===== flow/run.sh =====
#!/bin/bash
# the make line also repeats each setting of config.mk as NAME=value (left out here)
make -C /OpenROAD-flow-scripts/flow DESIGN_CONFIG=/design/flow/config.mk WORK_HOME=/design/flow/orfs CLKGATE_MAP_FILE= finish

===== flow/config.mk =====
export PLATFORM = sky130hd
export DESIGN_NAME = dual_port_ram
export DESIGN_NICKNAME = dual_port_ram
export VERILOG_FILES = /design/flow/design.v
export SDC_FILE = /design/flow/constraint.sdc
export NUM_CORES = 4
export LEC_CHECK = 0
export ABC_AREA = 1
export CAP_MARGIN = 30
export CELL_PAD_IN_SITES_GLOBAL_PLACEMENT = 1
export CORE_MARGIN = 2
export CORE_UTILIZATION = 30
export GPL_ROUTABILITY_DRIVEN = 1
export GPL_TIMING_DRIVEN = 0
export HOLD_SLACK_MARGIN = -0.04
export PLACE_DENSITY_LB_ADDON = 0.07
export SLEW_MARGIN = 20

===== flow/constraint.sdc =====
create_clock -name core_clock -period 4.57 [get_ports {clk}]
set_input_delay 0.9140 -clock core_clock [delete_from_list [all_inputs] [get_ports {clk}]]
set_output_delay 0.9140 -clock core_clock [all_outputs]
set_load 0.01 [all_outputs]

===== flow/design.v =====
module dual_port_ram #(
  parameter DATA_WIDTH = 8,
  parameter ADDR_WIDTH = 6
)(
  input logic clk,
  input logic rst,
  input logic [DATA_WIDTH-1 : 0] data1,
  input logic [ADDR_WIDTH-1 : 0] addr1,
  input logic enable1,
  input logic [DATA_WIDTH-1 : 0] data2,
  input logic [ADDR_WIDTH-1 : 0] addr2,
  input logic enable2,
  output logic [DATA_WIDTH-1 : 0] q1,
  output logic [DATA_WIDTH-1 : 0] q2
);
  logic [DATA_WIDTH-1 : 0] ram[0 : 2**(ADDR_WIDTH)-1];
  always@(posedge clk) begin
    if(rst) begin
      q1 <= 0;
      q2 <= 0;
    end else begin
      if (enable1) begin
        ram[addr1] <= data1;
      end else begin
        q1 <= ram[addr1];
      end 
      if (enable2) begin
        ram[addr2] <= data2;
      end else begin
        q2 <= ram[addr2];
      end 
    end 
  end
endmodule

==> qor.txt, run 1 <==
Worst slew margin - 0.2074
area delta synth->final - 18.07%
Overall Global Routing Usage - 0.3730
DRC - 0
Bufs and invs on worst path - 4
total of max-cap violations - 0
fin. max-slew vios - 0
CP Max Fanout - 10
CP Class - in -> reg
Mapped Area - 33,810 µm²
Slew @ Worst Pin - 1.188 ns
Area leader share - 0.4547
Pleak - 18.68 nW
GPL Wtd Cong - 1.012
Num CTS Buffers - 70
layout violations - negative setup slack
FP Util - 0.3014
crit path cell chain - clkdlybuf4s50_1 > clkbuf_1 > buf_1 > nand4_1 > buf_8 > o21ai_1
Largest logic family - simple AND/OR/NAND/NOR gates
unrepaired setup endpoints after global routing - no
final period demand of the worst path - 4.625 ns
switching power share of the total - 0.3079
die boundary width - 339.7 µm
area fraction in and, or, nand and nor cells after synthesis - 0.3720
crit share post-route - 1.012
Critical R2R Launch - ram[47][6]
Final TNS setup - -0.7692 ns
die area - 115,400 µm²
Late-Pin Clk Latency - 0.67 ns
outcome - complete, but fails checks
Sw Pwr - 4.153 mW
yosys cell count - 4,991
Routed Antenna Nets - 0
Seq share, synth - 0.4641
CP endpoint - ram[46][1]
reg2reg end - q2[6]
Clock power frac - 0.439
P_seq - 5.39 mW
Clock transition at path regs - 0.06 ns
Clk power - 5.92 mW
worst min path class - reg -> reg
cell type with the largest total area - edfxtp_1
GRT overflow - 0
setup violators final - 21
vias in the first global route - 34.31k
Worst Hold End - q1[7]
Setup crit end kind - register
Adder Share, Synth - 0
I/O Pins - 48
DRT iter0 DRCs - 5,704
final core area utilization - 0.3559
reg2reg setup slack - 2.30 ns
top cells by area - edfxtp_1 (45%), nand2_1 (33%), o21ai_0 (9.6%), clkbuf_1 (2.8%), inv_1 (1.6%)
Rows - 123
first-pass iteration count of the detailed router - 10
CTS sink cnt - 528
Comb pwr share - 0.161
Crit path required time - 4.86 ns
Max Root-Sink Buffers - 3
WL/cell - 32.44 µm
clock skew - 0.02069 ns
XOR/XNOR Fraction of Synth Area - 0
Yosys chip area - 33,810 µm²
ys async rst share - 0
Synth top cell by count - nand2_1
Yosys reg bits - 528
worst hold stages - 4
Worst R2R Path Depth - 9
WP data arrival - 4.91 ns
Root Buffer - clkbuf_16
Power Density - 337.8 nW/µm²
Compound Share, Synth - 0.1023
slack of the critical path - -0.05463 ns
IO Port Bufs - 34
final hold vios - 0
vias per inst - 5.553
pin count of the biggest net entering global routing - 13
Mapped Avg Cell Area - 6.775 µm²
die height - 339.7 µm
slowest CP cell - buf_1
Pint - 9.334 mW
DR vias - 37.69k
Max Fclk - 216.2 MHz
HPWL Detailed - 163.9 mm
Commonest flop - edfxtp_1
CTS H-tree lvls - 3
hold_sp - q1[7]
post-cts hold buffer count - 0
crit path launch type - primary input
Cell Type Count - 27
Layout Nets - 5,249
initial antenna violation count - 16
worst stage delay on the critical path - 0.90 ns
count of tool warnings - 26
first-pass GRT wire length - 293.7 mm
Multiplexer share - 0
syn nets - 5,023
drt total wl - 220.2 mm
Synth top cells by count - nand2_1 (2,966), o21ai_0 (648), edfxtp_1 (512), clkbuf_1 (249), inv_1 (145)
minimum hold slack - 0.5694 ns
Max VDD drop - 273.8 µV
Worst path depth - 6
yosys warns - 1
placeable core area - 112,200 µm²
CP startpoint - addr1[1]
Flop pwr share - 0.400
Comb. pwr - 2.18 mW
largest delay contributor family on the critical path - buffers and inverters
Biggest consumer - the clock network
flip-flops with a built-in enable - 512
CTS tree - done
Post-Syn Instances - 4,991
## routing by layer
metal  GRT usage  part of all wire  vias to the layer above
met5           0           0.00073                        -
met4      0.2052             0.059                       10
met3      0.1084              0.12                      567
met2      0.5446              0.42                     2503
met1      0.4942              0.40                    18170
li1            -                 -                    16450
## per-stage QoR
| stage | instance area (µm²) | power (mW) | instances | worst slack (ns) |
|---|---|---|---|---|
| 5_1_grt | 39890 | 13.74 | 6774 | 0.009579 |
| 2_1_floorplan | 33810 | 6.431 | 4991 | 1.564 |
| 3_3_place_gp | 36030 | 7.452 | 6525 | -2.164 |
| 4_1_cts | 39790 | 13.39 | 6764 | 0.03944 |
| 3_5_place_dp | 37410 | 7.543 | 6636 | -0.9486 |
| 6_report | 39920 | 13.49 | 6788 | -0.05463 |
## final cells by class
class	instances	area (µm²)
Fill cell	12240	72270
Multi-Input combinational cell	3935	16110
Sequential cell	528	15700
Tap cell	1500	1877
Clock buffer	78	1846
Timing Repair Buffer	154	1695
Buffer	372	1560
Inverter	156	585.6
Clock inverter	50	520.5
Antenna cell	15	37.54
## timing repair
action,CTS,global route
buffers inserted,0,0
cloned,0,0
hold endpoints to repair,0,0
endpoints found under the setup margin,39,42
gates resized,3,5
==> run 2: changes to the inputs <==
- ABC_AREA: 1 -> unset
- CAP_MARGIN: 30 -> 20
- CELL_PAD_IN_SITES_GLOBAL_PLACEMENT: 1 -> unset
- CORE_UTILIZATION: 30 -> 66
- GPL_ROUTABILITY_DRIVEN: 1 -> unset
- GPL_TIMING_DRIVEN: 0 -> unset
- HOLD_SLACK_MARGIN: -0.04 -> unset
- MAX_ROUTING_LAYER: unset -> met4
- PLACE_DENSITY_LB_ADDON: 0.07 -> unset
- SETUP_SLACK_MARGIN: unset -> -0.02
- clock period: 4.57 -> 7.3 ns (I/O delays scaled with it)
==> run 2 against run 1 <==
The run now finishes clean. Largest power group is now sequential cells. Sequential share of layout area up 6.8 points. Combinational power down 56%. Critical path type unchanged. Wire length down 40%. Power down 46%. First-iteration DRC count down 1.4%. Count of clock-buffer cells in the layout down 19. Clock power down 51%. Utilization up 36 points. Area after synthesis down 5.8%. Cell area down 15%. Global-route usage up 17 points.
==> qor.txt, run 2 <==
Max Fclk - 205.7 MHz
worst slack, placed - 1.993 ns
placeable core area - 47,650 µm²
yosys warns - 1
Pint - 5.309 mW
Slew @ Worst Pin - 1.283 ns
worst min path class - reg -> reg
drt total wl - 132.8 mm
Biggest consumer - sequential cells
Comb pwr share - 0.133
Mapped Avg Cell Area - 13.03 µm²
Power Density - 213.1 nW/µm²
post-CTS setup repair buffer count - 0
area delta synth->final - 6.943%
cell type with the largest total area - edfxtp_1
top cells by area - edfxtp_1 (48%), mux2_2 (20%), mux4_2 (4.7%), a221oi_1 (3.6%), mux2i_1 (2.9%)
fin. max-slew vios - 0
Critical R2R Launch - ram[12][5]
die boundary width - 223.7 µm
met2 Usage GRT - 0.7332
CP endpoint - ram[34][5]
P_seq - 3.39 mW
IO Port Bufs - 47
Worst R2R Path Depth - 6
Clock power frac - 0.400
count of tool warnings - 28
die height - 223.7 µm
Bufs and invs on worst path - 1
placed instance count - 2,884
Pleak - 11.03 nW
Routed Antenna Nets - 0
first-pass iteration count of the detailed router - 10
Setup crit end kind - register
DRT iter0 DRCs - 5,624
syn nets - 2,476
Layout Nets - 2,360
CTS tree - done
Yosys reg bits - 528
Largest logic family - multiplexers
Clk power - 2.90 mW
Mapped Area - 31,840 µm²
CP Class - in -> reg
slack of the critical path - 2.440 ns
Synth top cell by count - mux2_2
worst hold stages - 2
Compound Share, Synth - 0.1320
switching power share of the total - 0.2685
HPWL Detailed - 80.06 mm
CTS H-tree lvls - 2
CTS resizes - 0
vias in the first global route - 24.17k
Overall Global Routing Usage - 0.5418
crit path launch type - primary input
reg2reg setup slack - 4.45 ns
worst stage delay on the critical path - 0.99 ns
Num CTS Buffers - 56
setup violators final - 0
final period demand of the worst path - 4.860 ns
final hold vios - 0
Clock transition at path regs - 0.07 ns
area fraction in and, or, nand and nor cells after synthesis - 0.04782
clock skew - 0.03470 ns
Post-Syn Instances - 2,444
hold_sp - q2[3]
vias per inst - 8.725
reg2reg end - q1[5]
largest delay contributor family on the critical path - simple AND/OR/NAND/NOR gates
post-cts hold buffer count - 0
Rows - 80
slowest CP cell - clkdlybuf4s50_1
crit path cell chain - clkdlybuf4s50_1 > nor2b_2 > nand2_2 > nor2_2 > nand2_1 > o21ai_0
Max Root-Sink Buffers - 3
Worst path depth - 6
Synth top cells by count - mux2_2 (561), edfxtp_1 (512), clkbuf_1 (156), a221oi_1 (130), nand2_1 (94)
Seq share, synth - 0.4929
final core area utilization - 0.7148
Multiplexer share - 0.2842
WP data arrival - 5.11 ns
Comb. pwr - 967 µW
CP startpoint - enable2
met1 usage - 0.6841
XOR/XNOR Fraction of Synth Area - 0
I/O Pins - 48
Crit path required time - 7.55 ns
crit share post-route - 0.6658
Worst Hold End - q2[3]
Commonest flop - edfxtp_1
Post-Layout Cell Count - 2,996
GR peak layer - met2
DR vias - 26.14k
DRC - 0
Adder Share, Synth - 0
FP Util - 0.6684
Worst slew margin - 0.1440
Area leader share - 0.4828
layout filler cell count - 3,280
flip-flops with a built-in enable - 512
Root Buffer - clkbuf_16
unrepaired setup endpoints after global routing - no
Final TNS setup - 0 ns
Yosys chip area - 31,840 µm²
Cell Type Count - 77
WL/cell - 44.33 µm
die area - 50,020 µm²
GRT overflow - 0
yosys cell count - 2,444
Max VDD drop - 264.2 µV
Late-Pin Clk Latency - 0.66 ns
pin count of the biggest net entering global routing - 83
first-pass GRT wire length - 183.8 mm
total of max-cap violations - 0
Sw Pwr - 1.949 mW
outcome - no timing/DRC/antenna violations
ys async rst share - 0
routing usage on met3 - 0.2223
CTS sink cnt - 528
CP Max Fanout - 17
initial antenna violation count - 7
GPL Wtd Cong - 1.092
Flop pwr share - 0.467
## run 2: final cells by class
cell class	instances	area [µm²]	share of cell area
diodes	9	22.52	0.0006613
clock inverters	43	377.9	0.01110
multi-input cells	1618	14820	0.4352
well taps	615	769.5	0.02260
inverters	17	63.81	0.001874
repair buffers	107	872.1	0.02561
clock buffers	59	1434	0.04210
flip-flops and latches	528	15700	0.4609
## run 2: routing by layer
layer | vias up | share of wire
li1 | 9630 | -
met1 | 12590 | 0.33
met2 | 3110 | 0.40
met3 | 811 | 0.18
met4 | 0 | 0.081
met5 | - | 0
## run 2: stage by stage
step	instance area, µm²	total power [mW]	hold slack (ns)
4_1_cts	34020	7.149	0.5932
3_3_place_gp	32210	4.326	0.5573
5_1_grt	34050	7.323	0.6110
2_1_floorplan	31840	3.997	0.5205
3_5_place_dp	32210	4.341	0.5693
6_report	34060	7.257	0.6103
==> run 3: changes to the inputs <==
- CORE_UTILIZATION: 66 -> 72
- CTS_CLUSTER_DIAMETER: unset -> 363
- CTS_CLUSTER_SIZE: unset -> 21
- MAX_ROUTING_LAYER: met4 -> unset
- PLACE_DENSITY: unset -> 0.65
- SETUP_SLACK_MARGIN: -0.02 -> 0.42
- clock period: 7.3 -> 3.04 ns (I/O delays scaled with it)
==> run 3 against run 2 <==
Flip-flop count unchanged. Still clean on timing, DRC and antenna. Largest power group unchanged. Via count is 5.8% higher. Count of clock-buffer cells in the layout shrank 7. Non-clock buffer count is 283 higher. Global-route usage increased by 3.8 points. Clock power rose by about 50%. Die area is 8.2% lower. Sequential share of layout area down 2.2 points. Area after synthesis did not move. First-iteration DRC count is 27% higher. Synthesized cell count unchanged.
==> qor.txt, run 3 <==
setup violators final - 0
Overall Global Routing Usage - 0.5800
Critical Path Most Common Cell - buf_4
yosys cell count - 2,444
Pint - 10.87 mW
Biggest consumer - sequential cells
placeable core area - 43,930 µm²
area fraction in and, or, nand and nor cells after synthesis - 0.04782
drt total wl - 134.4 mm
DRT iter0 DRCs - 7,153
area delta synth->final - 12.30%
Crit path required time - 3.56 ns
Comb. pwr - 2.62 mW
Critical R2R Launch - ram[26][3]
reg2reg end - q1[3]
minimum hold slack - 0.4037 ns
Clock transition at path regs - 0.11 ns
IO Port Bufs - 47
Multiplexer share - 0.2842
CTS H-tree lvls - 1
Num CTS Buffers - 29
Late-Pin Clk Latency - 0.65 ns
Worst Hold End - ram[44][1]
Max Fclk - 374.1 MHz
Mapped Avg Cell Area - 13.03 µm²
Area leader share - 0.4828
DR vias - 27.66k
crit path launch type - primary input
first-pass GRT wire length - 190.8 mm
Commonest flop - edfxtp_1
CTS sink cnt - 528
CP startpoint - addr2[1]
largest delay contributor family on the critical path - buffers and inverters
FP Util - 0.7249
outcome - no timing/DRC/antenna violations
Max VDD drop - 583.6 µV
XOR/XNOR Fraction of Synth Area - 0
I/O Pins - 48
Pleak - 12.12 nW
post-place instance area - 34,860 µm²
Post-Syn Instances - 2,444
DRC - 0
GRT overflow - 0
Flop pwr share - 0.538
Root Buffer - clkbuf_16
total of max-cap violations - 0
Setup crit end kind - register
Clk power - 4.36 mW
Largest logic family - multiplexers
worst stage delay on the critical path - 0.54 ns
Slew @ Worst Pin - 1.046 ns
Compound Share, Synth - 0.1320
Synth top cell by count - mux2_2
hold_sp - data1[1]
Yosys chip area - 31,840 µm²
slack of the critical path - 0.3668 ns
Adder Share, Synth - 0
CP endpoint - q2[0]
CTS tree - done
final period demand of the worst path - 2.673 ns
yosys warns - 1
Sw Pwr - 4.234 mW
post-cts hold buffer count - 0
GPL Wtd Cong - 1.115
die boundary width - 214.3 µm
top cells by area - edfxtp_1 (48%), mux2_2 (20%), mux4_2 (4.7%), a221oi_1 (3.6%), mux2i_1 (2.9%)
WP data arrival - 3.19 ns
Yosys reg bits - 528
Mapped Area - 31,840 µm²
fin. max-slew vios - 0
FF/Latch Area - 15,700 µm²
Power Density - 422.3 nW/µm²
Rows - 77
first-pass iteration count of the detailed router - 11
Seq share, synth - 0.4929
count of tool warnings - 29
clock skew - 0.03481 ns
final hold vios - 0
Max Root-Sink Buffers - 3
MI comb area - 14,860 µm²
Synth top cells by count - mux2_2 (561), edfxtp_1 (512), clkbuf_1 (156), a221oi_1 (130), nand2_1 (94)
ys async rst share - 0
Routed Antenna Nets - 0
CP Class - in -> reg
Clock power frac - 0.289
P_seq - 8.12 mW
crit path cell chain - buf_4 > buf_4 > mux4_2 > mux2i_1 > o32ai_1 > buf_4 > nor2_1 > a311oi_1
Bufs and invs on worst path - 3
HPWL Detailed - 88.97 mm
Design Area, Final - 35,760 µm²
reg2reg setup slack - 0.43 ns
CP Max Fanout - 21
pin count of the biggest net entering global routing - 65
die height - 214.3 µm
slowest CP cell - mux4_2
worst hold stages - 2
Worst slew margin - 0.2987
WL/cell - 41.92 µm
die area - 45,930 µm²
Comb pwr share - 0.173
worst slack, placed - -0.2131 ns
crit share post-route - 0.8794
worst min path class - in -> reg
Cell Type Count - 77
syn nets - 2,476
Worst R2R Path Depth - 5
unrepaired setup endpoints after global routing - no
layout filler cell count - 2,523
Layout Nets - 2,616
vias in the first global route - 26.48k
switching power share of the total - 0.2804
Worst path depth - 8
flip-flops with a built-in enable - 512
vias per inst - 8.631
initial antenna violation count - 9
cell type with the largest total area - edfxtp_1
## run 3: per-layer routing
metal	vias to the layer above	routed length, µm	track usage
met4	10	14020	0.4155
met5	-	148	0.02292
met2	3499	53340	0.7970
li1	10100	-	-
met3	1109	26280	0.2851
met1	12940	40560	0.7097
## run 3: timing repair
action / 4_1_cts / 5_1_grt
setup endpoints to repair: 0 / 68
endpoints found under the hold margin: 0 / 0
gates resized: 0 / 19
setup buffers: 0 / 0
## run 3: through the flow
stage                 util  power (mW)  TNS (ns)  cells
finish              0.8140       15.10         0   3205
global route        0.8137       15.20         0   3200
CTS                 0.8126       14.75         0   3199
detailed placement  0.7935       10.65    -7.437   3145
global placement    0.7935       10.59    -6.398   3145
floorplan                -       9.601         0   2444
## run 3: layout make-up
type / count / share of cell area
antenna: 6 / 0.0004198
clock inverter: 2 / 0.0008047
multi-input combinational: 1618 / 0.4155
tap: 592 / 0.02071
timing repair buffer: 390 / 0.09915
sequential: 528 / 0.4389
inverter: 17 / 0.001784
clock buffer: 52 / 0.02271
==> run 4: changes to the inputs <==
- CORE_UTILIZATION: 72 -> 58
- CTS_CLUSTER_DIAMETER: 363 -> unset
- CTS_CLUSTER_SIZE: 21 -> unset
- MAX_ROUTING_LAYER: unset -> met4
- PLACE_DENSITY: 0.65 -> unset
- SETUP_SLACK_MARGIN: 0.42 -> 1.58
- clock period: 3.04 -> 5.31 ns (I/O delays scaled with it)
==> run 4 against run 3 <==
Worst hold slack improved by 0.19 ns. Highest routed layer is now met4. Non-clock buffer count down 193. Final cell count down 1.1%. Clock power shrank 11%. Global-route usage down 8.3 points.
==> qor.txt, run 4 <==
Final Power - 9.920 mW
Comb pwr share - 0.138
first-pass GRT wire length - 191.8 mm
Comb. pwr - 1.37 mW
CTS tree - done
Bufs and invs on worst path - 2
WP data arrival - 4.42 ns
crit path launch type - primary input
outcome - no timing/DRC/antenna violations
DRT iter0 DRCs - 5,385
CP endpoint - q1[5]
post-CTS setup repair buffer count - 0
yosys cell count - 2,444
pin count of the biggest net entering global routing - 65
Adder Share, Synth - 0
initial antenna violation count - 8
Setup crit end kind - register
Clock power frac - 0.392
Clock transition at path regs - 0.07 ns
GRT overflow - 0
Largest logic family - multiplexers
Compound Share, Synth - 0.1320
first-pass iteration count of the detailed router - 8
worst hold stages - 2
reg2reg setup slack - 2.72 ns
reg2reg end - q1[3]
XOR/XNOR Fraction of Synth Area - 0
Multiplexer share - 0.2842
area fraction in and, or, nand and nor cells after synthesis - 0.04782
Yosys chip area - 31,840 µm²
largest delay contributor family on the critical path - AND-OR/OR-AND gates
Clk power - 3.89 mW
Worst slew margin - 0.1580
clock skew - 0.02909 ns
Synth top cell by count - mux2_2
Max VDD drop - 245.4 µV
CP Class - in -> reg
post-cts hold buffer count - 0
hold_sp - q1[2]
FF/Latch Area - 15,700 µm²
DRC - 0
worst stage delay on the critical path - 1.11 ns
count of tool warnings - 29
die height - 238.3 µm
Worst path depth - 8
final period demand of the worst path - 3.852 ns
vias per inst - 8.287
Biggest consumer - sequential cells
setup violators final - 0
Crit path required time - 5.88 ns
crit share post-route - 0.7254
Mapped Area - 31,840 µm²
switching power share of the total - 0.2712
Power Density - 284.7 nW/µm²
syn nets - 2,476
MI comb area - 14,880 µm²
Pleak - 11.46 nW
yosys warns - 1
flip-flops with a built-in enable - 512
drt total wl - 138.2 mm
final hold vios - 0
Yosys reg bits - 528
ys async rst share - 0
P_seq - 4.66 mW
fin. max-slew vios - 0
CTS H-tree lvls - 2
Worst R2R Path Depth - 5
layout filler cell count - 4,069
Max Root-Sink Buffers - 3
Seq share, synth - 0.4929
Slew @ Worst Pin - 1.257 ns
Sw Pwr - 2.690 mW
Max Fclk - 259.6 MHz
CP Max Fanout - 34
slowest CP cell - nor2b_2
Layout Nets - 2,450
Critical R2R Launch - ram[24][3]
Worst Hold End - q1[2]
Mapped Avg Cell Area - 13.03 µm²
GPL Wtd Cong - 1.116
Late-Pin Clk Latency - 0.64 ns
CTS sink cnt - 528
cell type with the largest total area - edfxtp_1
vias in the first global route - 24.68k
CP startpoint - addr1[0]
top cells by area - edfxtp_1 (48%), mux2_2 (20%), mux4_2 (4.7%), a221oi_1 (3.6%), mux2i_1 (2.9%)
FP Util - 0.5894
Cell Type Count - 77
unrepaired setup endpoints after global routing - no
Commonest flop - edfxtp_1
Synth top cells by count - mux2_2 (561), edfxtp_1 (512), clkbuf_1 (156), a221oi_1 (130), nand2_1 (94)
die area - 56,790 µm²
Routed Antenna Nets - 0
total of max-cap violations - 0
Area leader share - 0.4828
Post-Layout Cell Count - 3,171
Final TNS setup - 0 ns
Post-Syn Instances - 2,444
Flop pwr share - 0.469
Overall Global Routing Usage - 0.4966
WL/cell - 43.58 µm
I/O Pins - 48
IO Port Bufs - 47
placeable core area - 54,030 µm²
Root Buffer - clkbuf_16
area delta synth->final - 9.406%
Num CTS Buffers - 56
crit path cell chain - buf_4 > nor2b_2 > buf_12 > a221oi_1 > a21o_1 > a21oi_1 > a2111oi_0 > a41oi_1
die boundary width - 238.3 µm
Pint - 7.230 mW
worst min path class - reg -> reg
Rows - 85
DR vias - 26.28k
HPWL Detailed - 89.60 mm
placed instance count - 3,056
-- run 4: layout make-up --
cell class,instances,area share
Sequential cell,528,0.4505
Multi-Input combinational cell,1618,0.4270
Timing Repair Buffer,197,0.04471
Clock buffer,68,0.04213
Tap cell,696,0.02500
Clock inverter,34,0.007937
Inverter,17,0.001832
Antenna cell,13,0.0009337
-- run 4: metrics by stage --
step	area, µm²	utilization	worst slack [ns]	hold slack, ns
CTS	34770	0.6436	1.548	0.5899
global placement	33000	0.6109	0.8495	0.5762
global route	34830	0.6446	1.565	0.6181
detailed placement	33010	0.6111	0.8116	0.5777
finish	34840	0.6449	1.458	0.5953
floorplan	31840	-	2.137	0.5205
-- run 4: routing by layer --
layer | vias up | routed length (µm) | track usage
li1 | 9802 | - | -
met3 | 728 | 22040 | 0.1732
met1 | 13030 | 48500 | 0.6291
met5 | - | 0 | -
met2 | 2720 | 56800 | 0.6881
met4 | 0 | 10860 | 0.2919
-- run 4: timing repair --
action                     in CTS  in global routing
resized                         2                  7
cloned                          0                  0
setup endpoints to repair      40                139
==> run 5: changes to the inputs <==
- CELL_PAD_IN_SITES_DETAIL_PLACEMENT: unset -> 0
- CORE_ASPECT_RATIO: unset -> 0.5
- CORE_UTILIZATION: 58 -> 23
- PLACE_DENSITY: unset -> 0.62
- SETUP_SLACK_MARGIN: 1.58 -> unset
- clock period: 5.31 -> 4.39 ns (I/O delays scaled with it)
==> run 5 against run 4 <==
Combinational power rose by 26%. Register-to-register slack got worse by 0.89 ns. Utilization is 37 points lower. Sequential power up 21%. Worst hold slack worse by 0.0016 ns. First-iteration DRC count shrank 12%. Flip-flop count stayed put. Count of clock-buffer cells in the layout shrank 3. Wire length up 5.5%. Final cell count is 40% higher. Clock power grew 32%. Die area increased by 150%. Highest routed layer unchanged.
==> qor.txt, run 5 <==
CTS resizes - 0
syn nets - 2,476
XOR/XNOR Fraction of Synth Area - 0
ys async rst share - 0
Comb pwr share - 0.138
final hold vios - 0
GPL Wtd Cong - 1.026
CP Class - in -> reg
worst slack, placed - 0.5419 ns
yosys warns - 1
Critical R2R Launch - ram[39][1]
worst hold stages - 2
DRT iter0 DRCs - 4,726
reg2reg setup slack - 1.83 ns
area fraction in and, or, nand and nor cells after synthesis - 0.04782
placed instance count - 4,326
Adder Share, Synth - 0
Layout Nets - 2,557
Slew @ Worst Pin - 1.186 ns
P_seq - 5.63 mW
die height - 267.1 µm
vias per inst - 5.829
pin count of the biggest net entering global routing - 65
CP startpoint - addr1[0]
CTS sink cnt - 528
Crit path required time - 4.92 ns
area delta synth->final - 17.12%
Overall Global Routing Usage - 0.2058
Compound Share, Synth - 0.1320
initial antenna violation count - 5
first-pass iteration count of the detailed router - 8
first-pass GRT wire length - 202.6 mm
Max VDD drop - 286.9 µV
Power Density - 334.4 nW/µm²
Worst R2R Path Depth - 6
die boundary width - 530.2 µm
Routed Antenna Nets - 0
Final TNS setup - 0 ns
Area leader share - 0.4828
CP endpoint - q1[6]
CP Max Fanout - 16
Commonest flop - edfxtp_1
layout filler cell count - 14.01k
Worst slew margin - 0.2075
Clock power frac - 0.411
Bufs and invs on worst path - 3
Worst Hold End - q2[6]
CTS tree - done
Late-Pin Clk Latency - 0.64 ns
Multiplexer share - 0.2842
Pint - 9.149 mW
Cell Type Count - 77
vias in the first global route - 24.68k
reg2reg end - q1[1]
Post-Syn Instances - 2,444
placeable core area - 137,300 µm²
HPWL Detailed - 100.3 mm
Comb. pwr - 1.72 mW
cell type with the largest total area - edfxtp_1
Critical Path Most Common Cell - buf_4
Clk power - 5.12 mW
Max Root-Sink Buffers - 3
worst min path class - reg -> reg
largest delay contributor family on the critical path - AND-OR/OR-AND gates
Max Fclk - 307.6 MHz
FF/Latch Area - 15,700 µm²
crit share post-route - 0.7406
CTS H-tree lvls - 2
unrepaired setup endpoints after global routing - no
clock skew - 0.01917 ns
Synth top cells by count - mux2_2 (561), edfxtp_1 (512), clkbuf_1 (156), a221oi_1 (130), nand2_1 (94)
Post-Layout Cell Count - 4,439
flip-flops with a built-in enable - 512
Largest logic family - multiplexers
final core area utilization - 0.2717
Worst path depth - 8
crit path launch type - primary input
top cells by area - edfxtp_1 (48%), mux2_2 (20%), mux4_2 (4.7%), a221oi_1 (3.6%), mux2i_1 (2.9%)
I/O Pins - 48
GRT overflow - 0
Yosys chip area - 31,840 µm²
yosys cell count - 2,444
Biggest consumer - sequential cells
post-cts hold buffer count - 0
worst stage delay on the critical path - 0.74 ns
crit path cell chain - buf_4 > buf_4 > nor2b_4 > and2_1 > buf_4 > a222oi_1 > o22ai_1 > o41a_1
Sw Pwr - 3.323 mW
die area - 141,600 µm²
Num CTS Buffers - 59
Seq share, synth - 0.4929
Yosys reg bits - 528
minimum hold slack - 0.5937 ns
DR vias - 25.88k
Flop pwr share - 0.451
slowest CP cell - a222oi_1
slack of the critical path - 1.139 ns
WP data arrival - 3.78 ns
Root Buffer - clkbuf_16
Synth top cell by count - mux2_2
outcome - no timing/DRC/antenna violations
MI comb area - 14,840 µm²
hold_sp - q2[6]
FP Util - 0.2319
Mapped Avg Cell Area - 13.03 µm²
Pleak - 12.09 nW
Setup crit end kind - register
WL/cell - 32.85 µm
Clock transition at path regs - 0.07 ns
Rows - 96
IO Port Bufs - 47
drt total wl - 145.8 mm
post-CTS setup repair buffer count - 0
Mapped Area - 31,840 µm²
fin. max-slew vios - 0
final period demand of the worst path - 3.251 ns
DRC - 0
count of tool warnings - 26
total of max-cap violations - 0
setup violators final - 0
switching power share of the total - 0.2665
[run 5: stage by stage]
step / instance area (µm²) / power (mW)
2_1_floorplan: 31840 / 6.647
3_3_place_gp: 35360 / 7.364
3_5_place_dp: 35360 / 7.377
4_1_cts: 37280 / 12.39
5_1_grt: 37290 / 12.68
6_report: 37300 / 12.47
[run 5: final cells by class]
type,instances,area share
flip-flops and latches,528,0.4208
multi-input cells,1618,0.3978
repair buffers,301,0.06538
well taps,1862,0.06246
clock buffers,65,0.04019
clock inverters,40,0.01110
inverters,17,0.001711
diodes,8,0.0005368
[run 5: routing by layer]
layer | vias up | part of all wire | track usage
li1 | 10010 | - | -
met1 | 13140 | 0.39 | 0.2685
met2 | 2280 | 0.44 | 0.3033
met3 | 448 | 0.13 | 0.04601
met4 | 0 | 0.053 | 0.09397
met5 | - | 0 | -
==> run 6: changes to the inputs <==
- CELL_PAD_IN_SITES_DETAIL_PLACEMENT: 0 -> unset
- CORE_ASPECT_RATIO: 0.5 -> unset
- CORE_UTILIZATION: 23 -> 68
- CTS_CLUSTER_SIZE: unset -> 28
- MAX_ROUTING_LAYER: met4 -> unset
- PLACE_DENSITY: 0.62 -> unset
- SETUP_SLACK_MARGIN: unset -> 0.52
- clock period: 4.39 -> 3.02 ns (I/O delays scaled with it)
==> run 6 against run 5 <==
Wire length fell by 5.1%. Largest power group unchanged. Highest routed layer is now met5. Synthesized cell count did not move. Critical path depth rose by 1. Largest cell class unchanged. Flip-flop count did not move.
==> qor.txt, run 6 <==
WL/cell - 42.03 µm
GRT overflow - 0
HPWL Detailed - 92.40 mm
reg2reg end - q1[1]
Critical Path Most Common Cell - buf_4
Root Buffer - clkbuf_16
Worst R2R Path Depth - 6
Yosys chip area - 31,840 µm²
DRC - 0
worst stage delay on the critical path - 0.45 ns
CTS H-tree lvls - 2
final core area utilization - 0.8032
Area leader share - 0.4828
switching power share of the total - 0.2611
XOR/XNOR Fraction of Synth Area - 0
Post-Layout Cell Count - 3,294
drt total wl - 138.5 mm
outcome - no timing/DRC/antenna violations
worst hold stages - 2
Pleak - 12.83 nW
count of tool warnings - 29
I/O Pins - 48
first-pass iteration count of the detailed router - 11
syn nets - 2,476
yosys warns - 1
die height - 220.4 µm
yosys cell count - 2,444
crit share post-route - 0.8476
Clk power - 7.74 mW
area fraction in and, or, nand and nor cells after synthesis - 0.04782
CP Class - in -> reg
Mapped Avg Cell Area - 13.03 µm²
Pint - 13.75 mW
first-pass GRT wire length - 194.3 mm
Comb pwr share - 0.144
Adder Share, Synth - 0
P_seq - 8.18 mW
Power Density - 499.7 nW/µm²
Synth top cell by count - mux2_2
Multiplexer share - 0.2842
Max VDD drop - 642.8 µV
Clock power frac - 0.416
reg2reg setup slack - 0.71 ns
Synth top cells by count - mux2_2 (561), edfxtp_1 (512), clkbuf_1 (156), a221oi_1 (130), nand2_1 (94)
vias in the first global route - 26.98k
Routed Antenna Nets - 0
Mapped Area - 31,840 µm²
Clock transition at path regs - 0.06 ns
Bufs and invs on worst path - 3
unrepaired setup endpoints after global routing - no
flip-flops with a built-in enable - 512
pin count of the biggest net entering global routing - 65
Max Root-Sink Buffers - 3
Max Fclk - 390.7 MHz
post-CTS setup repair buffer count - 0
IO Port Bufs - 47
Yosys reg bits - 528
Compound Share, Synth - 0.1320
Worst slew margin - 0.3132
Worst Hold End - q2[0]
clock skew - 0.01989 ns
CP startpoint - addr2[1]
Cell Type Count - 77
final period demand of the worst path - 2.560 ns
hold_sp - q2[0]
die area - 48,580 µm²
Post-Syn Instances - 2,444
Comb. pwr - 2.68 mW
Flop pwr share - 0.440
Rows - 79
top cells by area - edfxtp_1 (48%), mux2_2 (20%), mux4_2 (4.7%), a221oi_1 (3.6%), mux2i_1 (2.9%)
ys async rst share - 0
final hold vios - 0
DRT iter0 DRCs - 6,107
Layout Nets - 2,668
Commonest flop - edfxtp_1
placeable core area - 46,360 µm²
Worst path depth - 9
cell type with the largest total area - edfxtp_1
Critical R2R Launch - ram[12][1]
Sw Pwr - 4.859 mW
initial antenna violation count - 8
crit path launch type - primary input
Late-Pin Clk Latency - 0.66 ns
Crit path required time - 3.56 ns
post-cts hold buffer count - 0
vias per inst - 8.480
CP Max Fanout - 22
total of max-cap violations - 0
GPL Wtd Cong - 1.106
die boundary width - 220.4 µm
WP data arrival - 3.10 ns
CTS sink cnt - 528
Num CTS Buffers - 55
Largest logic family - multiplexers
crit path cell chain - buf_4 > nor2_2 > buf_4 > a221oi_1 > nor2_1 > o21ai_0 > buf_4 > o211ai_1 > o31a_1
Seq share, synth - 0.4929
CTS tree - done
FP Util - 0.6869
placed instance count - 3,186
area delta synth->final - 16.93%
largest delay contributor family on the critical path - AND-OR/OR-AND gates
slowest CP cell - buf_4
Biggest consumer - sequential cells
layout filler cell count - 2,575
Setup crit end kind - register
fin. max-slew vios - 0
Slew @ Worst Pin - 1.030 ns
setup violators final - 0
worst min path class - reg -> reg
Overall Global Routing Usage - 0.5704
DR vias - 27.93k
CP endpoint - q2[5]
## run 6: through the flow
| stage | hold slack, ns | setup slack (ns) | TNS [ns] | area, µm² | power [mW] |
|---|---|---|---|---|---|
| floorplan | 0.5205 | 0.3317 | 0 | 31940 | 9.669 |
| global placement | 0.5470 | -0.1197 | -0.7428 | 35170 | 10.72 |
| detailed placement | 0.5669 | -0.1220 | -3.587 | 35170 | 10.79 |
| CTS | 0.5820 | 0.5312 | 0 | 37170 | 18.29 |
| global route | 0.6247 | 0.4829 | 0 | 37220 | 18.77 |
| finish | 0.6081 | 0.4602 | 0 | 37240 | 18.61 |
## run 6: final cells by class
type                       count  area [µm²]  area share
antenna                        7       17.52   0.0004704
clock buffer                  61        1441     0.03871
clock inverter                40       555.5     0.01492
inverter                      17       63.81    0.001714
multi-input combinational   1618       14950      0.4015
sequential                   528       15700      0.4215
tap                          607       759.5     0.02040
timing repair buffer         416        3751      0.1007
## run 6: layer usage
layer	part of all wire	vias up	routed length [µm]	global-route usage
li1	-	10230	-	-
met1	0.31	13240	43420	0.7144
met2	0.40	3437	55640	0.7865
met3	0.18	1021	25580	0.2504
met4	0.098	8	13640	0.4038
met5	0.0012	-	171	0.02323
## run 6: what timing repair did
item	4_1_cts	5_1_grt
gates resized	1	11
pin swaps	0	1
endpoints found under the setup margin	9	30
endpoints found under the hold margin	0	0
==> run 7: changes to the inputs <==
- ABC_AREA: unset -> 1
- CORE_UTILIZATION: 68 -> 72
- CTS_CLUSTER_DIAMETER: unset -> 382
- CTS_CLUSTER_SIZE: 28 -> 10
- GPL_ROUTABILITY_DRIVEN: unset -> 0
- PLACE_DENSITY_LB_ADDON: unset -> 0.06
- SETUP_SLACK_MARGIN: 0.52 -> unset
- TNS_END_PERCENT: unset -> 95
- clock period: 3.02 -> 5.13 ns (I/O delays scaled with it)
==> run 7 against run 6 <==
Clock power down 51%. Cell area down 2.8%. Utilization down 2.4 points. Flip-flop count unchanged. Still clean. Critical endpoint is now ram[53][4]. Count of clock-buffer cells in the layout up 34. Sequential share of layout area up 1.2 points. Largest power group unchanged.
==> qor.txt, run 7 <==
Synth top cell by count - nand2_1
Synth top cells by count - nand2_1 (2,966), o21ai_0 (648), edfxtp_1 (512), clkbuf_1 (249), inv_1 (145)
Clock power frac - 0.380
CP Class - in -> reg
Layout Nets - 4,887
WP data arrival - 4.63 ns
Post-Syn Instances - 4,991
Largest logic family - simple AND/OR/NAND/NOR gates
largest delay contributor family on the critical path - simple AND/OR/NAND/NOR gates
Slew @ Worst Pin - 1.310 ns
outcome - no timing/DRC/antenna violations
top cells by area - edfxtp_1 (45%), nand2_1 (33%), o21ai_0 (9.6%), clkbuf_1 (2.8%), inv_1 (1.6%)
clock skew - 0.02028 ns
pin count of the biggest net entering global routing - 133
CP startpoint - addr2[2]
ys async rst share - 0
total of max-cap violations - 0
area delta synth->final - 7.030%
Cell Type Count - 27
Sw Pwr - 2.818 mW
Area leader share - 0.4547
Clock transition at path regs - 0.06 ns
flip-flops with a built-in enable - 512
post-place instance area - 34,530 µm²
die area - 48,720 µm²
Yosys chip area - 33,810 µm²
Pint - 7.242 mW
Max VDD drop - 426.0 µV
post-CTS setup repair buffer count - 0
Rows - 79
post-cts hold buffer count - 0
Comb pwr share - 0.142
P_seq - 4.81 mW
fin. max-slew vios - 0
yosys warns - 1
count of tool warnings - 29
final core area utilization - 0.7790
Critical R2R Launch - ram[57][1]
reg2reg end - q1[1]
FP Util - 0.7279
HPWL Detailed - 76.10 mm
Worst slew margin - 0.1269
Worst path depth - 6
Max Fclk - 233.8 MHz
Biggest consumer - sequential cells
Seq share, synth - 0.4641
worst stage delay on the critical path - 1.14 ns
Setup crit end kind - register
placeable core area - 46,460 µm²
I/O Pins - 48
Worst Hold End - q1[0]
Mapped Area - 33,810 µm²
Num CTS Buffers - 58
Bufs and invs on worst path - 3
vias in the first global route - 31.24k
Commonest flop - edfxtp_1
CTS resizes - 0
CTS tree - done
crit path launch type - primary input
vias per inst - 6.430
switching power share of the total - 0.2801
XOR/XNOR Fraction of Synth Area - 0
initial antenna violation count - 8
setup violators final - 0
CP Max Fanout - 33
Design Area, Final - 36,190 µm²
hold_sp - q1[0]
Adder Share, Synth - 0
reg2reg setup slack - 3.12 ns
DRT iter0 DRCs - 7,499
Mapped Avg Cell Area - 6.775 µm²
final period demand of the worst path - 4.277 ns
first-pass iteration count of the detailed router - 12
DR vias - 35.39k
syn nets - 5,023
drt total wl - 126.5 mm
area fraction in and, or, nand and nor cells after synthesis - 0.3720
Critical Path Most Common Cell - buf_2
cell type with the largest total area - edfxtp_1
layout filler cell count - 3,480
Comb. pwr - 1.43 mW
DRC - 0
Worst R2R Path Depth - 12
crit path cell chain - buf_2 > inv_2 > nor4_4 > nand2_1 > o21ai_0 > buf_2
unrepaired setup endpoints after global routing - no
worst min path class - reg -> reg
Compound Share, Synth - 0.1023
final hold vios - 0
slowest CP cell - nor4_4
Overall Global Routing Usage - 0.5154
GRT overflow - 0
crit share post-route - 0.8337
die height - 220.7 µm
IO Port Bufs - 47
Yosys reg bits - 528
worst hold stages - 4
Late-Pin Clk Latency - 0.66 ns
Crit path required time - 5.48 ns
Max Root-Sink Buffers - 3
Clk power - 3.82 mW
first-pass GRT wire length - 186.1 mm
Flop pwr share - 0.478
CP endpoint - ram[53][4]
Pleak - 17.52 nW
Final TNS setup - 0 ns
CTS sink cnt - 528
Root Buffer - clkbuf_16
WL/cell - 22.99 µm
Power Density - 278.0 nW/µm²
CTS H-tree lvls - 2
die boundary width - 220.7 µm
Multiplexer share - 0
yosys cell count - 4,991
Routed Antenna Nets - 0
run 7: area by class of cell:
type,instances,area (µm²),share of cell area
multi-input combinational,3935,16060,0.4439
sequential,528,15700,0.4337
clock buffer,95,1612,0.04453
timing repair buffer,176,1433,0.03958
tap,607,759.5,0.02098
inverter,156,606.8,0.01677
clock inverter,2,12.51,0.0003457
antenna,4,10.01,0.0002766
run 7: layer usage:
layer | vias to the layer above | routed length [µm] | track usage
met4 | 8 | 10820 | 0.3269
met3 | 908 | 25540 | 0.2246
li1 | 15620 | - | -
met5 | - | 54 | 0
met2 | 3710 | 49530 | 0.7068
met1 | 15140 | 40550 | 0.6664
run 7: through the flow:
stage / cells / worst slack (ns) / power, mW / hold WS, ns
after global routing: 5499 / 0.8741 / 10.26 / 0.6444
final: 5503 / 0.8534 / 10.06 / 0.6242
after global placement: 5399 / 0.6279 / 6.186 / 0.5983
after CTS: 5496 / 1.155 / 9.896 / 0.6079
after floorplan: 4991 / 2.012 / 5.729 / 0.5553
after detailed placement: 5399 / 0.5212 / 6.211 / 0.5979
==> run 8: changes to the inputs <==
- ABC_AREA: 1 -> unset
- CORE_UTILIZATION: 72 -> 61
- CTS_CLUSTER_DIAMETER: 382 -> unset
- CTS_CLUSTER_SIZE: 10 -> unset
- GPL_ROUTABILITY_DRIVEN: 0 -> unset
- MAX_ROUTING_LAYER: unset -> met4
- PLACE_DENSITY_LB_ADDON: 0.06 -> unset
- SETUP_SLACK_MARGIN: unset -> 1.56
- TNS_END_PERCENT: 95 -> unset
- clock period: 5.13 -> 5.31 ns (I/O delays scaled with it)
==> run 8 against run 7 <==
Clock power is 5.8% higher. Cell area fell by 3.6%. Clock skew grew 0.0022 ns. First-iteration DRC count fell by 30%. Via count fell by 26%. Final cell count down 43%. Non-clock buffer count is 21 higher. Wire length is 6.5% higher. Sequential share of layout area rose by 1.6 points. Count of clock-buffer cells in the layout is 25 lower. Die area is 11% higher. Critical path type unchanged. Critical endpoint is now ram[10][3].
==> qor.txt, run 8 <==
Largest logic family - multiplexers
Pleak - 11.50 nW
Worst R2R Path Depth - 6
post-CTS setup repair buffer count - 0
CP endpoint - ram[10][3]
Routed Antenna Nets - 0
CP Class - in -> reg
Seq share, synth - 0.4929
yosys cell count - 2,444
Max VDD drop - 281.6 µV
Bufs and invs on worst path - 3
worst slack, placed - 0.9098 ns
HPWL Detailed - 85.47 mm
initial antenna violation count - 6
Clock power frac - 0.402
DRT iter0 DRCs - 5,257
Power Density - 287.7 nW/µm²
WP data arrival - 4.02 ns
final hold vios - 0
GRT overflow - 0
Sw Pwr - 2.697 mW
die height - 232.5 µm
Max Fclk - 271.4 MHz
clock skew - 0.02249 ns
layout filler cell count - 3,792
reg2reg setup slack - 2.76 ns
Yosys chip area - 31,840 µm²
setup violators final - 0
largest delay contributor family on the critical path - simple AND/OR/NAND/NOR gates
syn nets - 2,476
CTS tree - done
CP Max Fanout - 9
DR vias - 26.07k
placeable core area - 51,510 µm²
FP Util - 0.6182
Max Root-Sink Buffers - 3
Critical R2R Launch - ram[12][5]
slack of the critical path - 1.625 ns
DRC - 0
post-place instance area - 33,030 µm²
worst min path class - reg -> reg
final period demand of the worst path - 3.685 ns
IO Port Bufs - 47
Flop pwr share - 0.463
Overall Global Routing Usage - 0.5121
Compound Share, Synth - 0.1320
die boundary width - 232.5 µm
Adder Share, Synth - 0
CP startpoint - enable2
count of tool warnings - 28
crit path cell chain - clkdlybuf4s50_1 > nor2b_2 > nand2_2 > nor2_2 > buf_4 > nand2_1 > o21ai_1 > buf_4
ys async rst share - 0
cell type with the largest total area - edfxtp_1
area delta synth->final - 9.607%
Worst path depth - 8
P_seq - 4.65 mW
top cells by area - edfxtp_1 (48%), mux2_2 (20%), mux4_2 (4.7%), a221oi_1 (3.6%), mux2i_1 (2.9%)
minimum hold slack - 0.5663 ns
worst stage delay on the critical path - 0.63 ns
Synth top cell by count - mux2_2
unrepaired setup endpoints after global routing - no
CTS H-tree lvls - 2
reg2reg end - q1[5]
Comb. pwr - 1.35 mW
CTS sink cnt - 528
Multiplexer share - 0.2842
fin. max-slew vios - 0
Clk power - 4.04 mW
Synth top cells by count - mux2_2 (561), edfxtp_1 (512), clkbuf_1 (156), a221oi_1 (130), nand2_1 (94)
Rows - 83
crit path launch type - primary input
hold_sp - q2[7]
Critical Path Most Common Cell - buf_4
Design Area, Final - 34,900 µm²
yosys warns - 1
WL/cell - 42.71 µm
Final Power - 10.04 mW
GPL Wtd Cong - 1.082
pin count of the biggest net entering global routing - 65
Cell Type Count - 77
crit share post-route - 0.6940
Mapped Area - 31,840 µm²
Layout Nets - 2,451
final core area utilization - 0.6776
Comb pwr share - 0.135
Post-Layout Cell Count - 3,154
first-pass GRT wire length - 188.5 mm
Biggest consumer - sequential cells
CTS resizes - 1
drt total wl - 134.7 mm
Clock transition at path regs - 0.06 ns
Worst Hold End - q2[7]
vias in the first global route - 24.51k
vias per inst - 8.267
die area - 54,050 µm²
post-cts hold buffer count - 0
outcome - no timing/DRC/antenna violations
Setup crit end kind - register
Final TNS setup - 0 ns
Num CTS Buffers - 57
Commonest flop - edfxtp_1
Root Buffer - clkbuf_16
Late-Pin Clk Latency - 0.65 ns
worst hold stages - 2
Slew @ Worst Pin - 1.117 ns
Mapped Avg Cell Area - 13.03 µm²
total of max-cap violations - 0
Post-Syn Instances - 2,444
placed instance count - 3,040
flip-flops with a built-in enable - 512
I/O Pins - 48
XOR/XNOR Fraction of Synth Area - 0
switching power share of the total - 0.2686
Yosys reg bits - 528
slowest CP cell - clkdlybuf4s50_1
Area leader share - 0.4828
Pint - 7.343 mW
area fraction in and, or, nand and nor cells after synthesis - 0.04782
Worst slew margin - 0.2473
Crit path required time - 5.64 ns
first-pass iteration count of the detailed router - 9
[run 8: final cells by class]
type | instances | area (µm²) | area share
Clock buffer | 70 | 1475 | 0.04226
Antenna cell | 8 | 20.02 | 0.0005736
Tap cell | 680 | 850.8 | 0.02438
Timing Repair Buffer | 197 | 1590 | 0.04556
Sequential cell | 528 | 15700 | 0.4497
Inverter | 17 | 63.81 | 0.001828
Multi-Input combinational cell | 1618 | 14850 | 0.4254
Clock inverter | 36 | 360.3 | 0.01032
[run 8: per-layer routing]
layer / GRT usage / share of wire / vias to the layer above
met4: 0.3018 / 0.076 / 0
li1: - / - / 9800
met1: 0.6559 / 0.34 / 12850
met2: 0.7087 / 0.42 / 2763
met5: - / 0 / -
met3: 0.1690 / 0.16 / 665
==> run 9: changes to the inputs <==
- CORE_UTILIZATION: 61 -> 68
- MAX_ROUTING_LAYER: met4 -> unset
- SETUP_SLACK_MARGIN: 1.56 -> 0.48
- clock period: 5.31 -> 3.14 ns (I/O delays scaled with it)
==> run 9 against run 8 <==
Still clean on timing, DRC and antenna. Clock skew rose by 0.0083 ns. Register-to-register slack got worse by 2.1 ns. Clock power increased by 67%. Final cell count increased by 4.5%. First-iteration DRC count up 20%.
==> qor.txt, run 9 <==
HPWL Detailed - 93.30 mm
FP Util - 0.6869
die boundary width - 220.4 µm
final hold vios - 0
vias in the first global route - 26.90k
Clock transition at path regs - 0.07 ns
CP endpoint - ram[22][3]
Late-Pin Clk Latency - 0.66 ns
post-place instance area - 35,100 µm²
yosys cell count - 2,444
Synth top cells by count - mux2_2 (561), edfxtp_1 (512), clkbuf_1 (156), a221oi_1 (130), nand2_1 (94)
cell type with the largest total area - edfxtp_1
hold_sp - data1[1]
syn nets - 2,476
slowest CP cell - nand2_1
DRT iter0 DRCs - 6,333
Clock power frac - 0.393
Layout Nets - 2,673
CP Class - in -> reg
XOR/XNOR Fraction of Synth Area - 0
Largest logic family - multiplexers
Num CTS Buffers - 55
Slew @ Worst Pin - 1.073 ns
Area leader share - 0.4828
Final TNS setup - 0 ns
Cell Type Count - 77
Bufs and invs on worst path - 2
CTS H-tree lvls - 2
placeable core area - 46,360 µm²
total of max-cap violations - 0
Yosys chip area - 31,840 µm²
reg2reg setup slack - 0.64 ns
outcome - no timing/DRC/antenna violations
WL/cell - 42.32 µm
Worst path depth - 6
Biggest consumer - sequential cells
post-cts hold buffer count - 0
switching power share of the total - 0.2706
first-pass iteration count of the detailed router - 9
Comb pwr share - 0.151
Compound Share, Synth - 0.1320
CP Max Fanout - 34
Post-Layout Cell Count - 3,297
die area - 48,580 µm²
Pint - 12.56 mW
Max Root-Sink Buffers - 3
Routed Antenna Nets - 0
Max VDD drop - 543.2 µV
Worst R2R Path Depth - 6
largest delay contributor family on the critical path - simple AND/OR/NAND/NOR gates
Worst slew margin - 0.2847
Rows - 79
Pleak - 12.72 nW
reg2reg end - q1[5]
DRC - 0
post-CTS setup repair buffer count - 0
Worst Hold End - ram[6][1]
Flop pwr share - 0.457
ys async rst share - 0
flip-flops with a built-in enable - 512
top cells by area - edfxtp_1 (48%), mux2_2 (20%), mux4_2 (4.7%), a221oi_1 (3.6%), mux2i_1 (2.9%)
I/O Pins - 48
Sw Pwr - 4.659 mW
area delta synth->final - 16.01%
clock skew - 0.03077 ns
CTS tree - done
vias per inst - 8.539
CP startpoint - addr1[1]
worst stage delay on the critical path - 0.55 ns
P_seq - 7.86 mW
die height - 220.4 µm
CTS sink cnt - 528
Crit path required time - 3.49 ns
drt total wl - 139.5 mm
worst hold stages - 2
fin. max-slew vios - 0
layout filler cell count - 2,605
Overall Global Routing Usage - 0.5757
Mapped Avg Cell Area - 13.03 µm²
area fraction in and, or, nand and nor cells after synthesis - 0.04782
Adder Share, Synth - 0
initial antenna violation count - 12
Seq share, synth - 0.4929
crit path launch type - primary input
Setup crit end kind - register
GRT overflow - 0
Max Fclk - 369.2 MHz
WP data arrival - 3.06 ns
first-pass GRT wire length - 195.2 mm
Critical R2R Launch - ram[8][5]
Power Density - 466.0 nW/µm²
GPL Wtd Cong - 1.071
DR vias - 28.15k
final core area utilization - 0.7969
Synth top cell by count - mux2_2
Root Buffer - clkbuf_16
worst min path class - in -> reg
Comb. pwr - 2.59 mW
Clk power - 6.76 mW
Post-Syn Instances - 2,444
crit path cell chain - buf_6 > nor2b_2 > and2_1 > nand2_1 > o21ai_0 > buf_4
crit share post-route - 0.8627
final period demand of the worst path - 2.709 ns
Design Area, Final - 36,940 µm²
Commonest flop - edfxtp_1
CTS resizes - 2
pin count of the biggest net entering global routing - 65
placed instance count - 3,191
Multiplexer share - 0.2842
Yosys reg bits - 528
yosys warns - 1
IO Port Bufs - 47
setup violators final - 0
Mapped Area - 31,840 µm²
count of tool warnings - 29
unrepaired setup endpoints after global routing - no
==> run 9: layout make-up <==
type,instances,area (µm²),area share
clock buffers,69,1469,0.03976
repair buffers,421,3742,0.1013
multi-input cells,1618,14890,0.4030
diodes,11,27.53,0.0007451
inverters,17,63.81,0.001727
clock inverters,26,299.0,0.008095
flip-flops and latches,528,15700,0.4248
well taps,607,759.5,0.02056
==> run 9: per-layer routing <==
metal / vias up / wire (µm) / GRT usage
met2: 3485 / 56100 / 0.8023
met1: 13280 / 43220 / 0.6876
met5: - / 57 / 0
met4: 8 / 14050 / 0.4163
met3: 1123 / 26100 / 0.2891
li1: 10260 / - / -
==> run 9: stage by stage <==
| step | total power, mW | hold slack, ns | setup WS, ns |
|---|---|---|---|
| finish | 17.22 | 0.4640 | 0.4311 |
| global route | 17.36 | 0.4789 | 0.4879 |
| CTS | 16.88 | 0.4641 | 0.5247 |
| detailed placement | 10.38 | 0.5414 | -0.2332 |
| global placement | 10.32 | 0.5354 | -0.1694 |
| floorplan | 9.295 | 0.5205 | 0.4277 |
==> run 10: changes to the inputs <==
- CAP_MARGIN: 20 -> 25
- CELL_PAD_IN_SITES_GLOBAL_PLACEMENT: unset -> 0
- CORE_ASPECT_RATIO: unset -> 1.23
- CORE_UTILIZATION: 68 -> 66
- CTS_CLUSTER_DIAMETER: unset -> 302
- MIN_ROUTING_LAYER: unset -> met1
- PLACE_DENSITY_LB_ADDON: unset -> 0.07
- SETUP_SLACK_MARGIN: 0.48 -> 0.39
- clock period: 3.14 -> 3.07 ns (I/O delays scaled with it)
==> run 10 against run 9 <==
Still clean on timing, DRC and antenna. Register-to-register slack got worse by 0.02 ns. Critical path depth did not move. Die area rose by 3.0%. Via count barely moved. Highest routed layer unchanged.
==> qor.txt, run 10 <==
Num CTS Buffers - 53
Critical R2R Launch - ram[12][1]
XOR/XNOR Fraction of Synth Area - 0
area delta synth->final - 16.14%
Area leader share - 0.4828
GR peak layer - met2
Synth top cell by count - mux2_2
reg2reg end - q1[1]
flip-flops with a built-in enable - 512
die boundary width - 202.1 µm
worst slack, placed - -0.08994 ns
cell type with the largest total area - edfxtp_1
first-pass iteration count of the detailed router - 10
GRT overflow - 0
worst hold stages - 2
Worst Hold End - q2[3]
final core area utilization - 0.7742
Cell Type Count - 77
unrepaired setup endpoints after global routing - no
Power Density - 479.7 nW/µm²
GPL Wtd Cong - 1.067
HPWL Detailed - 94.16 mm
CP startpoint - addr1[3]
routing usage on met3 - 0.2341
Commonest flop - edfxtp_1
Max Root-Sink Buffers - 3
Comb pwr share - 0.150
Rows - 89
Sw Pwr - 4.813 mW
Root Buffer - clkbuf_16
Clock transition at path regs - 0.07 ns
Largest logic family - multiplexers
fin. max-slew vios - 0
crit path launch type - primary input
final period demand of the worst path - 2.700 ns
worst min path class - reg -> reg
Post-Syn Instances - 2,444
worst stage delay on the critical path - 0.64 ns
Multiplexer share - 0.2842
Overall Global Routing Usage - 0.5658
die height - 247.6 µm
met2 Usage GRT - 0.8180
I/O Pins - 48
Pint - 12.93 mW
Comb. pwr - 2.67 mW
largest delay contributor family on the critical path - buffers and inverters
WL/cell - 42.87 µm
Routed Antenna Nets - 0
Synth top cells by count - mux2_2 (561), edfxtp_1 (512), clkbuf_1 (156), a221oi_1 (130), nand2_1 (94)
die area - 50,030 µm²
hold_sp - q2[3]
syn nets - 2,476
FP Util - 0.6666
final hold vios - 0
vias per inst - 8.491
Bufs and invs on worst path - 4
Layout Nets - 2,664
setup violators final - 0
DR vias - 28.15k
switching power share of the total - 0.2713
Flop pwr share - 0.453
Mapped Avg Cell Area - 13.03 µm²
Post-Layout Cell Count - 3,315
Mapped Area - 31,840 µm²
total of max-cap violations - 0
yosys cell count - 2,444
CTS tree - done
Critical Path Most Common Cell - buf_4
initial antenna violation count - 11
Final Power - 17.74 mW
Max Fclk - 370.4 MHz
clock skew - 0.04794 ns
Worst path depth - 6
Final TNS setup - 0 ns
Setup crit end kind - register
Seq share, synth - 0.4929
DRC - 0
crit path cell chain - clkdlybuf4s50_1 > inv_1 > or3_1 > buf_4 > o22ai_2 > buf_4
Slew @ Worst Pin - 1.094 ns
Worst slew margin - 0.2697
Compound Share, Synth - 0.1320
yosys warns - 1
placed instance count - 3,214
pin count of the biggest net entering global routing - 65
reg2reg setup slack - 0.62 ns
post-CTS setup repair buffer count - 0
Biggest consumer - sequential cells
Yosys chip area - 31,840 µm²
placeable core area - 47,770 µm²
vias in the first global route - 27.07k
first-pass GRT wire length - 200.2 mm
Adder Share, Synth - 0
slowest CP cell - or3_1
Late-Pin Clk Latency - 0.67 ns
Clock power frac - 0.396
met1 usage - 0.6893
Worst R2R Path Depth - 6
top cells by area - edfxtp_1 (48%), mux2_2 (20%), mux4_2 (4.7%), a221oi_1 (3.6%), mux2i_1 (2.9%)
CP Class - in -> reg
slack of the critical path - 0.3699 ns
ys async rst share - 0
Yosys reg bits - 528
IO Port Bufs - 47
DRT iter0 DRCs - 5,672
area fraction in and, or, nand and nor cells after synthesis - 0.04782
WP data arrival - 3.06 ns
outcome - no timing/DRC/antenna violations
Pleak - 12.73 nW
CTS H-tree lvls - 2
P_seq - 8.04 mW
drt total wl - 142.1 mm
CTS sink cnt - 528
crit share post-route - 0.8795
CP Max Fanout - 9
Clk power - 7.03 mW
CP endpoint - ram[31][0]
count of tool warnings - 27
Max VDD drop - 612.7 µV
Crit path required time - 3.43 ns
## run 10: per-layer routing
metal  wire length, µm  up-vias
li1                  -    10220
met1             43550    13270
met2             58760     3506
met3             25360     1141
met4             14290       13
met5               159        -
## run 10: cell type report
cell class                 instances  area, µm²
multi-input combinational       1618      14830
tap                              637      797.0
clock buffer                      62       1360
clock inverter                    36      445.4
inverter                          17      63.81
fill                            2802      10790
antenna                            3      7.507
timing repair buffer             414       3782
sequential                       528      15700
## run 10: what timing repair did
item | in CTS | in global routing
endpoints found under the setup margin | 0 | 16
hold buffers | 0 | 0
endpoints found under the hold margin | 0 | 0
gates resized | 0 | 2
## run 10: through the flow
stage	hold slack, ns	cell area (µm²)
6_report	0.5564	36980
5_1_grt	0.5865	36980
4_1_cts	0.5491	36970
3_5_place_dp	0.5377	35160
3_3_place_gp	0.5371	35160
2_1_floorplan	0.5205	31860
==> run 11: changes to the inputs <==
- CAP_MARGIN: 25 -> 20
- CELL_PAD_IN_SITES_GLOBAL_PLACEMENT: 0 -> unset
- CORE_ASPECT_RATIO: 1.23 -> unset
- CORE_UTILIZATION: 66 -> 72
- CTS_CLUSTER_DIAMETER: 302 -> 26
- CTS_CLUSTER_SIZE: unset -> 22
- MIN_ROUTING_LAYER: met1 -> unset
- PLACE_DENSITY_LB_ADDON: 0.07 -> 0.21
- SETUP_SLACK_MARGIN: 0.39 -> 0.88
- clock period: 3.07 -> 3.02 ns (I/O delays scaled with it)
==> run 11 against run 10 <==
The run now fails in global routing (5_1_grt). Die area fell by 8.2%. Synthesized cell count did not move. Area after synthesis did not move.
==> qor.txt, run 11 <==
CTS H-tree lvls - 4
outcome - stopped before the end
die boundary width - 214.3 µm
CTS sink cnt - 528
yosys warns - 1
Max Root-Sink Buffers - 3
flip-flops with a built-in enable - 512
post-cts hold buffer count - 0
Yosys reg bits - 528
syn nets - 2,476
Adder Share, Synth - 0
Post-Syn Instances - 2,444
top cells by area - edfxtp_1 (48%), mux2_2 (20%), mux4_2 (4.7%), a221oi_1 (3.6%), mux2i_1 (2.9%)
HPWL Detailed - 89.27 mm
placed instance count - 3,080
GRT overflow - 4
Num CTS Buffers - 139
cell type with the largest total area - edfxtp_1
Seq share, synth - 0.4929
Synth top cells by count - mux2_2 (561), edfxtp_1 (512), clkbuf_1 (156), a221oi_1 (130), nand2_1 (94)
Multiplexer share - 0.2842
Commonest flop - edfxtp_1
Mapped Area - 31,840 µm²
Area leader share - 0.4828
Rows - 77
Mapped Avg Cell Area - 13.03 µm²
worst slack, placed - -0.3213 ns
Synth top cell by count - mux2_2
post-place instance area - 35,660 µm²
ys async rst share - 0
yosys cell count - 2,444
FP Util - 0.7249
Overall Global Routing Usage - 0.7871
die area - 45,930 µm²
Cell Type Count - 77
area fraction in and, or, nand and nor cells after synthesis - 0.04782
I/O Pins - 48
Largest logic family - multiplexers
Stop Error - [ERROR GRT-0116] Global routing finished with congestion. Check the congestion regions in the DRC Viewer.
Failed at - global routing (5_1_grt)
XOR/XNOR Fraction of Synth Area - 0
placeable core area - 43,930 µm²
Yosys chip area - 31,840 µm²
die height - 214.3 µm
GPL Wtd Cong - 1.136
IO Port Bufs - 47
Root Buffer - clkbuf_16
Compound Share, Synth - 0.1320
-- run 11: timing repair --
item,4_1_cts
endpoints found under the setup margin,566
endpoints found under the hold margin,0
pin swaps,29
gates resized,84
buffers inserted,35
-- run 11: routing by layer --
layer	GRT overflow	GRT usage
met2	0	0.9170
met4	4	0.7079
met5	0	0.3896
met3	0	0.6833
met1	0	0.8123
==> run 12: changes to the inputs <==
- CORE_UTILIZATION: 72 -> 58
- CTS_CLUSTER_DIAMETER: 26 -> unset
- CTS_CLUSTER_SIZE: 22 -> unset
- MAX_ROUTING_LAYER: unset -> met4
- PLACE_DENSITY_LB_ADDON: 0.21 -> unset
- SETUP_SLACK_MARGIN: 0.88 -> -0.45
- clock period: 3.02 -> 7.71 ns (I/O delays scaled with it)
==> run 12 against run 11 <==
Now clean on timing, DRC and antenna. Synthesized cell count unchanged. Area after synthesis unchanged. Die area up 24%.
==> qor.txt, run 12 <==
setup violators final - 0
DR vias - 25.71k
slowest CP cell - o22ai_1
post-place instance area - 32,430 µm²
Sw Pwr - 1.858 mW
Root Buffer - clkbuf_16
Pint - 5.204 mW
yosys cell count - 2,444
die area - 56,790 µm²
FF/Latch Area - 15,700 µm²
post-cts hold buffer count - 0
Clk power - 2.94 mW
Clock power frac - 0.416
count of tool warnings - 28
GPL Wtd Cong - 1.032
Synth top cells by count - mux2_2 (561), edfxtp_1 (512), clkbuf_1 (156), a221oi_1 (130), nand2_1 (94)
syn nets - 2,476
worst stage delay on the critical path - 1.19 ns
vias per inst - 8.319
Commonest flop - edfxtp_1
layout filler cell count - 4,117
cell type with the largest total area - edfxtp_1
Clock transition at path regs - 0.07 ns
Num CTS Buffers - 57
switching power share of the total - 0.2631
post-CTS setup repair buffer count - 0
flip-flops with a built-in enable - 512
outcome - no timing/DRC/antenna violations
hold_sp - q2[3]
Rows - 85
Adder Share, Synth - 0
Synth top cell by count - mux2_2
crit path cell chain - clkdlybuf4s50_1 > clkinv_1 > nor2_1 > nand3_1 > o22ai_1
Mapped Area - 31,840 µm²
clock skew - 0.03342 ns
die boundary width - 238.3 µm
die height - 238.3 µm
WP data arrival - 5.29 ns
DRT iter0 DRCs - 5,081
Setup crit end kind - register
area delta synth->final - 8.015%
largest delay contributor family on the critical path - simple AND/OR/NAND/NOR gates
Critical R2R Launch - ram[53][6]
first-pass iteration count of the detailed router - 13
MI comb area - 14,850 µm²
Bufs and invs on worst path - 2
initial antenna violation count - 9
Late-Pin Clk Latency - 0.64 ns
Mapped Avg Cell Area - 13.03 µm²
Crit path required time - 7.94 ns
unrepaired setup endpoints after global routing - no
Overall Global Routing Usage - 0.4832
Worst path depth - 5
Design Area, Final - 34,400 µm²
CTS H-tree lvls - 2
Seq share, synth - 0.4929
vias in the first global route - 24.06k
Slew @ Worst Pin - 1.195 ns
Biggest consumer - sequential cells
Pleak - 11.15 nW
Max VDD drop - 180.0 µV
Post-Syn Instances - 2,444
drt total wl - 134.5 mm
final core area utilization - 0.6367
WL/cell - 43.54 µm
Flop pwr share - 0.454
Comb pwr share - 0.130
P_seq - 3.21 mW
Compound Share, Synth - 0.1320
CP startpoint - enable1
first-pass GRT wire length - 186.4 mm
Yosys chip area - 31,840 µm²
area fraction in and, or, nand and nor cells after synthesis - 0.04782
CP Max Fanout - 10
Final TNS setup - 0 ns
Cell Type Count - 77
CTS resizes - 0
DRC - 0
crit path launch type - primary input
crit share post-route - 0.6557
pin count of the biggest net entering global routing - 77
HPWL Detailed - 81.96 mm
XOR/XNOR Fraction of Synth Area - 0
Worst R2R Path Depth - 6
ys async rst share - 0
reg2reg end - q1[6]
CTS tree - done
yosys warns - 1
Largest logic family - multiplexers
Yosys reg bits - 528
placeable core area - 54,030 µm²
Post-Layout Cell Count - 3,090
top cells by area - edfxtp_1 (48%), mux2_2 (20%), mux4_2 (4.7%), a221oi_1 (3.6%), mux2i_1 (2.9%)
GRT overflow - 0
Max Fclk - 197.8 MHz
fin. max-slew vios - 0
CP endpoint - ram[29][0]
Comb. pwr - 917 µW
Multiplexer share - 0.2842
total of max-cap violations - 0
IO Port Bufs - 47
I/O Pins - 48
worst min path class - reg -> reg
Area leader share - 0.4828
Worst slew margin - 0.2022
final period demand of the worst path - 5.056 ns
Max Root-Sink Buffers - 3
worst hold stages - 2
FP Util - 0.5894
CP Class - in -> reg
Worst Hold End - q2[3]
final hold vios - 0
Final Power - 7.062 mW
Power Density - 205.3 nW/µm²
Routed Antenna Nets - 0
placed instance count - 2,976
reg2reg setup slack - 5.06 ns
Layout Nets - 2,372
CTS sink cnt - 528
## run 12: final cells by class
type                    instances  area share
multi-input cells            1618      0.4318
flip-flops and latches        528      0.4563
diodes                          9   0.0006548
clock buffers                  68     0.04267
clock inverters                36     0.01339
inverters                      17    0.001855
repair buffers                118     0.02797
well taps                     696     0.02532
## run 12: metal layers
layer  up-vias  track usage  part of all wire
met5         -            -                 0
met1     12790       0.6240              0.35
met4         0       0.2572             0.071
met2      2634       0.6742              0.42
met3       632       0.1622              0.16
li1       9648            -                 -
## run 12: stage by stage
stage	hold slack [ns]	setup WS, ns
6_report	0.5959	2.654
4_1_cts	0.5881	3.011
2_1_floorplan	0.5205	4.057
5_1_grt	0.6101	2.708
3_5_place_dp	0.5776	2.352
3_3_place_gp	0.5826	2.462
Power figures rest on the tool's default switching activity, not on a simulated workload.
